## smul_q31
module smul_q31 (
    input  logic        clk,
    input  logic        reset,
    input  logic        go,
    input  logic [31:0] left,
    input  logic [31:0] right,
    output logic [31:0] out,
    output logic        done
);
For scale: roughly 4000 cells after synthesis, about 98 flip-flops, ~100 I/O pins.
Settings: LEC_CHECK=0, CAP_MARGIN=20, CORE_MARGIN=2, CORE_UTILIZATION=9, SETUP_SLACK_MARGIN=2.5, SLEW_MARGIN=20; clock period 10.9 ns.
run.sh (not shown) runs the stock make flow with config.mk's settings and CLKGATE_MAP_FILE=.
Rerun with:
--- a/flow/config.mk
+++ b/flow/config.mk
@@ -10,2 +10,2 @@
-export CORE_UTILIZATION = 9
-export SETUP_SLACK_MARGIN = 2.5
+export CORE_UTILIZATION = 72
+export PLACE_DENSITY = 0.42
@@ -12,0 +13 @@
+export TNS_END_PERCENT = 10
==> flow/constraint.sdc (replaced) <==
create_clock -name core_clock -period 12.4 [get_ports {clk}]
set_input_delay 2.4800 -clock core_clock [delete_from_list [all_inputs] [get_ports {clk}]]
set_output_delay 2.4800 -clock core_clock [all_outputs]
set_load 0.01 [all_outputs]
The changed run went through all stages and came out clean.
Wire length shrinks by about 16%.
Core utilization rises by 65 points.
Die area went down by 87%.
Count of clock-buffer cells in the layout stays the same.
Setup slack is better by 700 ps.
Global-route usage climbs by 33 points.
Power is lower by about 15%.
Non-clock buffer count is lower by 36.
Sequential power shrinks by about 18%.
Hold slack is better by 5.5 ps.
Clock skew goes down by 24 ps.

## exp/cedar
The RTL this note starts from:
==> flow/design.v <==
/*verilator lint_off MULTITOP*/
module num_rpad #(
    parameter int IN_WIDTH  = 32,
    parameter int OUT_WIDTH = 32
) (
    input  logic [ IN_WIDTH-1:0] in,
    output logic [OUT_WIDTH-1:0] out
);
  localparam int EXTEND = OUT_WIDTH - IN_WIDTH;
  assign out = {in, {EXTEND{1'b0}}};
endmodule
module num_sneg #(
    parameter int WIDTH = 32
) (
    input  logic signed [WIDTH-1:0] in,
    output logic signed [WIDTH-1:0] out
);
  assign out = -in;
endmodule
module num_sabs #(
    parameter int WIDTH = 32
) (
    input  logic signed [WIDTH-1:0] in,
    output logic signed [WIDTH-1:0] out
);
  assign out = in[WIDTH-1] ? -in : in;
endmodule
module num_min #(
    parameter int WIDTH = 32
) (
    input  logic [WIDTH-1:0] left,
    input  logic [WIDTH-1:0] right,
    output logic [WIDTH-1:0] out
);
  assign out = (left < right) ? left : right;
endmodule
module num_max #(
    parameter int WIDTH = 32
) (
    input  logic [WIDTH-1:0] left,
    input  logic [WIDTH-1:0] right,
    output logic [WIDTH-1:0] out
);
  assign out = (left > right) ? left : right;
endmodule
module num_smin #(
    parameter int WIDTH = 32
) (
    input  logic signed [WIDTH-1:0] left,
    input  logic signed [WIDTH-1:0] right,
    output logic signed [WIDTH-1:0] out
);
  assign out = (left < right) ? left : right;
endmodule
module num_smax #(
    parameter int WIDTH = 32
) (
    input  logic signed [WIDTH-1:0] left,
    input  logic signed [WIDTH-1:0] right,
    output logic signed [WIDTH-1:0] out
);
  assign out = (left > right) ? left : right;
endmodule
module num_ssignbit #(
    parameter int WIDTH = 32
) (
    input logic signed [WIDTH-1:0] in,
    output logic out
);
  assign out = in[WIDTH-1];
endmodule
module num_sadd #(
    parameter int LEFT_WIDTH = 32,
    parameter int LEFT_LSB = 0,
    parameter int RIGHT_WIDTH = 32,
    parameter int RIGHT_LSB = 0,
    parameter int OUT_WIDTH = 33
) (
    input  logic signed [ LEFT_WIDTH-1:0] left,
    input  logic signed [RIGHT_WIDTH-1:0] right,
    output logic signed [  OUT_WIDTH-1:0] out
);
  logic signed [  LEFT_LSB+LEFT_WIDTH-1:0] left_aligned;
  logic signed [RIGHT_LSB+RIGHT_WIDTH-1:0] right_aligned;
  assign left_aligned = {left, {LEFT_LSB{1'b0}}};
  assign right_aligned = {right, {RIGHT_LSB{1'b0}}};
  assign out = left_aligned + right_aligned;
endmodule
module num_smul #(
    parameter int LEFT_WIDTH = 32,
    parameter int RIGHT_WIDTH = 32,
    parameter int OUT_WIDTH = 64,
    parameter int OUT_LSB = 0
) (
    input  logic signed [ LEFT_WIDTH-1:0] left,
    input  logic signed [RIGHT_WIDTH-1:0] right,
    input  logic                          go,
    input  logic                          reset,
    input  logic                          clk,
    output logic signed [  OUT_WIDTH-1:0] out,
    output logic                          done
);
  logic [1:0] done_buffer;
  assign done = done_buffer[1];
  logic signed [       LEFT_WIDTH-1:0] left_tmp;
  logic signed [      RIGHT_WIDTH-1:0] right_tmp;
  logic signed [OUT_LSB+OUT_WIDTH-1:0] out_tmp;
  assign out = out_tmp[OUT_LSB+OUT_WIDTH-1:OUT_LSB];
  always_ff @(posedge clk) begin
    if (go) begin
      done_buffer[0] <= 1;
      done_buffer[1] <= done_buffer[0];
    end else begin
      done_buffer <= 0;
    end
  end
  always_ff @(posedge clk) begin
    if (!reset && go) begin
      left_tmp  <= left;
      right_tmp <= right;
    end else begin
      left_tmp  <= 0;
      right_tmp <= 0;
    end
  end
  always_ff @(posedge clk) begin
    if (reset) begin
      out_tmp <= 0;
    end else if (go) begin
      out_tmp <= left_tmp * right_tmp;
    end else begin
      out_tmp <= out_tmp;
    end
  end
endmodule
module smul_q31 (
    input  logic        clk,
    input  logic        reset,
    input  logic        go,
    input  logic [31:0] left,
    input  logic [31:0] right,
    output logic [31:0] out,
    output logic        done
);
  num_smul #(
      .LEFT_WIDTH (32),
      .RIGHT_WIDTH(32),
      .OUT_WIDTH  (32),
      .OUT_LSB    (31)
  ) mul (
      .left (left),
      .right(right),
      .go   (go),
      .reset(reset),
      .clk  (clk),
      .out  (out),
      .done (done)
  );
endmodule
clock: 7.68 ns
lec_check: 0
cap_margin: 20
core_margin: 2
core_utilization: 45
setup_slack_margin: 2.5
slew_margin: 20
Here is what was changed in the inputs of exp/nickel compared with exp/cedar.
diff --git a/flow/config.mk b/flow/config.mk
--- a/flow/config.mk
+++ b/flow/config.mk
@@ -9,4 +9,5 @@
 export CORE_MARGIN = 2
-export CORE_UTILIZATION = 45
-export SETUP_SLACK_MARGIN = 2.5
+export CORE_UTILIZATION = 71
+export CTS_CLUSTER_DIAMETER = 364
+export PLACE_DENSITY = 0.38
 export SLEW_MARGIN = 20
==> flow/constraint.sdc <==
create_clock -name core_clock -period 12.4 [get_ports {clk}]
set_input_delay 2.4800 -clock core_clock [delete_from_list [all_inputs] [get_ports {clk}]]
set_output_delay 2.4800 -clock core_clock [all_outputs]
set_load 0.01 [all_outputs]
[summary]
exp/nickel: done, clean on timing, DRC and antenna. Summary of the comparison: worst vdd rail ir drop is lower in exp/nickel, relative to exp/cedar. Taking exp/cedar as the reference point, the clock network fraction of design power of exp/nickel rises by 2.3 points. exp/nickel — antenna diode count 2 lower, exp/cedar as reference. Worst-path cell with the longest stage delay: sky130_fd_sc_hd__fa_2 -> exp/cedar, sky130_fd_sc_hd__dfxtp_1 -> exp/nickel. Post-synthesis sequential area ratio of exp/cedar is on par with exp/nickel.
Input-level comparison between exp/maple and exp/nickel:
diff --git a/flow/config.mk b/flow/config.mk
--- a/flow/config.mk
+++ b/flow/config.mk
@@ -9,5 +9,5 @@
 export CORE_MARGIN = 2
-export CORE_UTILIZATION = 71
-export CTS_CLUSTER_DIAMETER = 364
-export PLACE_DENSITY = 0.38
+export CORE_UTILIZATION = 65
+export CTS_CLUSTER_SIZE = 66
+export MAX_ROUTING_LAYER = met4
 export SLEW_MARGIN = 20
==> flow/constraint.sdc <==
create_clock -name core_clock -period 6.5 [get_ports {clk}]
set_input_delay 1.3000 -clock core_clock [delete_from_list [all_inputs] [get_ports {clk}]]
set_output_delay 1.3000 -clock core_clock [all_outputs]
set_load 0.01 [all_outputs]
[summary]
exp/maple had finished all stages when the layout checks came back failing, citing setup timing.
Compared exp/maple vs exp/nickel, and global-route wire length before repair is up in exp/maple.
Sort exp/maple and exp/nickel by met2 capacity usage during global routing asc -> top: exp/nickel
Per the comparison of exp/maple with exp/nickel, highest attainable clock frequency up 17%, cell count after placement up about 10%, total power consumption of the routed design up 130%.
Against exp/nickel as the reference, exp/maple delivers a higher horizontal extent of the die.
## Diff of input files: exp/violet against exp/maple
diff --git a/flow/config.mk b/flow/config.mk
--- a/flow/config.mk
+++ b/flow/config.mk
@@ -9,5 +9,4 @@
 export CORE_MARGIN = 2
-export CORE_UTILIZATION = 65
-export CTS_CLUSTER_SIZE = 66
-export MAX_ROUTING_LAYER = met4
+export CORE_UTILIZATION = 72
+export CTS_CLUSTER_SIZE = 99
 export SLEW_MARGIN = 20
==> flow/constraint.sdc <==
create_clock -name core_clock -period 12.4 [get_ports {clk}]
set_input_delay 2.4800 -clock core_clock [delete_from_list [all_inputs] [get_ports {clk}]]
set_output_delay 2.4800 -clock core_clock [all_outputs]
set_load 0.01 [all_outputs]
- exp/violet reached the final stage; the timing, DRC and antenna checks on its layout passed.
- In exp/violet the final-report setup violation count turned out 32 lower than in exp/maple.
- On exp/violet: critical-path maximum fanout is 25 higher than what exp/maple gave.
- Taking exp/maple as the reference, in exp/violet met3 wirelength from detailed routing up 540 um; wire length of the first global-routing pass down about 6.5%.
- exp/violet ends up with higher combinational share of cell area than exp/maple does.
- Sort exp/violet and exp/maple by fraction of the core area occupied by cells at floorplan, descending, and exp/violet comes first.
- Summary of exp/violet over exp/maple: layout-stage area growth over the synthesis result saw a decrease; number of buffers between clock root and the deepest sink held.
- exp/violet — filler cell count in the final layout 115 lower, exp/maple as reference
- exp/violet has more setup slack than exp/maple.
Modified inputs, exp/yarrow compared to exp/violet
diff --git a/flow/config.mk b/flow/config.mk
--- a/flow/config.mk
+++ b/flow/config.mk
@@ -10,3 +10,5 @@
 export CORE_UTILIZATION = 72
+export CTS_CLUSTER_DIAMETER = 372
 export CTS_CLUSTER_SIZE = 99
 export SLEW_MARGIN = 20
+export TNS_END_PERCENT = 15
==> flow/constraint.sdc <==
create_clock -name core_clock -period 5.67 [get_ports {clk}]
set_input_delay 1.1340 -clock core_clock [delete_from_list [all_inputs] [get_ports {clk}]]
set_output_delay 1.1340 -clock core_clock [all_outputs]
set_load 0.01 [all_outputs]
==> comparison <==
- Status | exp/violet and exp/yarrow | clean except exp/yarrow
- Every stage of exp/yarrow finished as expected; the final checks, on the other hand, flagged setup timing, which means the layout fails.
- Compared with exp/violet, exp/yarrow shows number of global-route vias before repair that has gone up by a little under 10%.
- Looking at worst setup slack, exp/yarrow sits 5.49 ns lower than exp/violet does.
- [exp/yarrow] wire length of the first global-routing pass rose 14000 um relative to exp/violet
Power figures rest on the tool's default switching activity, not on a simulated workload.
